## run 1
## adpll_ctr
module adpll_ctr
   (
    input                     rst,
    input                     clk,
    input                     valid,
    input [5-1:0] address,
    input [26-1:0] wdata,
    input                     wstrb,
    output [1:0]              rdata,
    output reg                ready,
    input                     data_mod,  
    output                    dco_pd,
    output reg [1:0]          dco_osc_gain,
    output [4:0]              dco_c_l_rall,
    output [4:0]              dco_c_l_row,
    output [4:0]              dco_c_l_col,
    output [15:0]             dco_c_m_rall,
    output [15:0]             dco_c_m_row,
    output [15:0]             dco_c_m_col,
    output [15:0]             dco_c_s_rall,
    output [15:0]             dco_c_s_row,
    output [15:0]             dco_c_s_col,
    output                    tdc_pd,
    output                    tdc_pd_inj,
    output reg [2:0]          tdc_ctr_freq,
    input [6:0]               tdc_ripple_count,
    input [15:0]              tdc_phase
    );
   always @(posedge clk, posedge rst) begin
     if (rst)
       ready <= 1'b0;
     else
       ready <= valid;
   end
   reg                        rst_soft;
   reg [26-1:0]            FCW;
   reg [1:0]                  adpll_mode;
   reg                        en;
   reg [3:0]                  alpha_l;
   reg [3:0]                  alpha_m;
   reg [3:0]                  alpha_s_rx;
   reg [3:0]                  alpha_s_tx;
   reg [3:0]                  beta;
   reg [2:0]                  lambda_rx;
   reg [2:0]                  lambda_tx;
   reg [1:0]                  iir_n_rx;
   reg [1:0]                  iir_n_tx;
   reg [4:0]                  FCW_mod;
   reg signed [4:0]           dco_c_l_word_test;
   reg signed [7:0]           dco_c_m_word_test;
   reg signed [7:0]           dco_c_s_word_test;
   reg                        dco_pd_test;
   reg                        tdc_pd_test;
   reg                        tdc_pd_inj_test;
  ...
export LEC_CHECK = 0
export CAP_MARGIN = 20
export CORE_MARGIN = 2
export CORE_UTILIZATION = 68
export CTS_CLUSTER_DIAMETER = 269
export HOLD_SLACK_MARGIN = -0.08
export MAX_ROUTING_LAYER = met4
export PLACE_DENSITY = 0.6
export SETUP_SLACK_MARGIN = 5.0
export SLEW_MARGIN = 20
create_clock -name core_clock -period 36.6 [get_ports {clk}]
run.sh (not shown) runs the stock make flow with config.mk's settings and CLKGATE_MAP_FILE=.
Run 1 | stages: all done | timing, DRC, antenna: all pass
## Diff of input files: run 2 against run 1
# run 1
export LEC_CHECK = 0
export CAP_MARGIN = 20
export CORE_MARGIN = 2
export CORE_UTILIZATION = 68
export CTS_CLUSTER_DIAMETER = 269
export HOLD_SLACK_MARGIN = -0.08
export MAX_ROUTING_LAYER = met4
export PLACE_DENSITY = 0.6
export SETUP_SLACK_MARGIN = 5.0
export SLEW_MARGIN = 20
create_clock -name core_clock -period 36.6 [get_ports {clk}]
# run 2
export LEC_CHECK = 0
export CAP_MARGIN = 20
export CORE_MARGIN = 2
export CORE_UTILIZATION = 71
export CTS_CLUSTER_DIAMETER = 255
export MAX_ROUTING_LAYER = met4
export PLACE_DENSITY = 0.6
export SETUP_SLACK_MARGIN = 5.0
export SLEW_MARGIN = 20
create_clock -name core_clock -period 40.0 [get_ports {clk}]
Findings:
- Run 2 did not finish; the tool stopped in global routing (5_1_grt) with error GRT-0229.
- On worst-case setup slack after placement, the lower figure sits with run 2, not run 1.
- Comparing run 1 and run 2, the higher floorplan die area was measured on run 1.
- Looking at cell count after placement, run 2 sits 204 lower than run 1 does.
- When the final numbers for run 1 and run 2 were put side by side, the count of instances resized after the clock tree is built turned out to be greater in run 2.
- Where placeable core region is concerned, run 1 is outperformed by run 2.
Relative to run 2, the following input files were edited for run 3:
# run 2
export LEC_CHECK = 0
export CAP_MARGIN = 20
export CORE_MARGIN = 2
export CORE_UTILIZATION = 71
export CTS_CLUSTER_DIAMETER = 255
export MAX_ROUTING_LAYER = met4
export PLACE_DENSITY = 0.6
export SETUP_SLACK_MARGIN = 5.0
export SLEW_MARGIN = 20
create_clock -name core_clock -period 40.0 [get_ports {clk}]
# run 3
export LEC_CHECK = 0
export CAP_MARGIN = 20
export CORE_MARGIN = 2
export CORE_UTILIZATION = 10
export PLACE_DENSITY = 0.6
export SLEW_MARGIN = 20
create_clock -name core_clock -period 58.8 [get_ports {clk}]
[summary]
Summary of run 2 and run 3: one run falls short of a clean finish, namely run 2.
Run 2 never completed; the flow aborted with a tool error in global routing (5_1_grt).
Comparing run 2 against run 3, there is no change at all in hold-fix buffer count after cts.
Run 2 and run 3 ended up with nearly the same area after synthesis.
Summary — placer congestion estimate, run 3 relative to run 2: lower, by about 13%.
Setup changes, run 3 to run 4
# run 3
export LEC_CHECK = 0
export CAP_MARGIN = 20
export CORE_MARGIN = 2
export CORE_UTILIZATION = 10
export PLACE_DENSITY = 0.6
export SLEW_MARGIN = 20
create_clock -name core_clock -period 58.8 [get_ports {clk}]
# run 4
export LEC_CHECK = 0
export CAP_MARGIN = 20
export CORE_MARGIN = 2
export CORE_UTILIZATION = 35
export PLACE_DENSITY = 0.6
export SLEW_MARGIN = 20
create_clock -name core_clock -period 39.3 [get_ports {clk}]
Results
Compared to run 3, run 4 shows a narrower setup margin.
Path depth of the worst reg2reg path (lower): run 3
Run 3 → run 4: worst-margin pin slew rose by 0.039 ns; routing usage on met2 +27 points.
diff inputs: run 4 => run 5
# run 4
export LEC_CHECK = 0
export CAP_MARGIN = 20
export CORE_MARGIN = 2
export CORE_UTILIZATION = 35
export PLACE_DENSITY = 0.6
export SLEW_MARGIN = 20
create_clock -name core_clock -period 39.3 [get_ports {clk}]
# run 5
export LEC_CHECK = 0
export ABC_AREA = 1
export CAP_MARGIN = 20
export CORE_MARGIN = 2
export CORE_UTILIZATION = 58
export CTS_CLUSTER_DIAMETER = 323
export PLACE_DENSITY = 0.6
export SLEW_MARGIN = 20
export TNS_END_PERCENT = 5
create_clock -name core_clock -period 25.4 [get_ports {clk}]
[summary]
Run 5 ran in full, but the layout does not pass; the checks complain about setup timing.
Run 5 against run 4: cell count increased by 781 relative to the old numbers; non-clock buffer count climbed 834.
In the reports for run 4 and run 5, the smaller count of cells resized by post-cts repair belongs to run 4.
Relative to run 4, xor-xnor portion of the synthesized cell area has decreased by 0.67 points in run 5.
The worst setup margin number comes out lower for run 5 vs run 4.
Compared with run 4, run 5 ends up with a larger final cell area.
Run 5 ends up with higher relative area change from synthesis to final layout than run 4 does.
## Diff of input files: run 6 against run 5
# run 5
export LEC_CHECK = 0
export ABC_AREA = 1
export CAP_MARGIN = 20
export CORE_MARGIN = 2
export CORE_UTILIZATION = 58
export CTS_CLUSTER_DIAMETER = 323
export PLACE_DENSITY = 0.6
export SLEW_MARGIN = 20
export TNS_END_PERCENT = 5
create_clock -name core_clock -period 25.4 [get_ports {clk}]
# run 6
export LEC_CHECK = 0
export CAP_MARGIN = 20
export CORE_MARGIN = 2
export CORE_UTILIZATION = 65
export SLEW_MARGIN = 20
export TNS_END_PERCENT = 5
create_clock -name core_clock -period 27.4 [get_ports {clk}]
==> results <==
Run 6 terminated abnormally: global routing (5_1_grt) reported GRT-0232. Final weighted congestion of routability-driven global placement of run 6 exceeds that of run 5 by a few percent. Reported for run 6 and run 5, I/O pin count turned out identical to the last digit. Compared with run 5, run 6 shows a area of the chip that is about 4% lower. In the metrics for run 6 and run 5, the one carrying the lower arithmetic-cell share of the synthesized area counting full adders, half adders and majority gates is run 6.
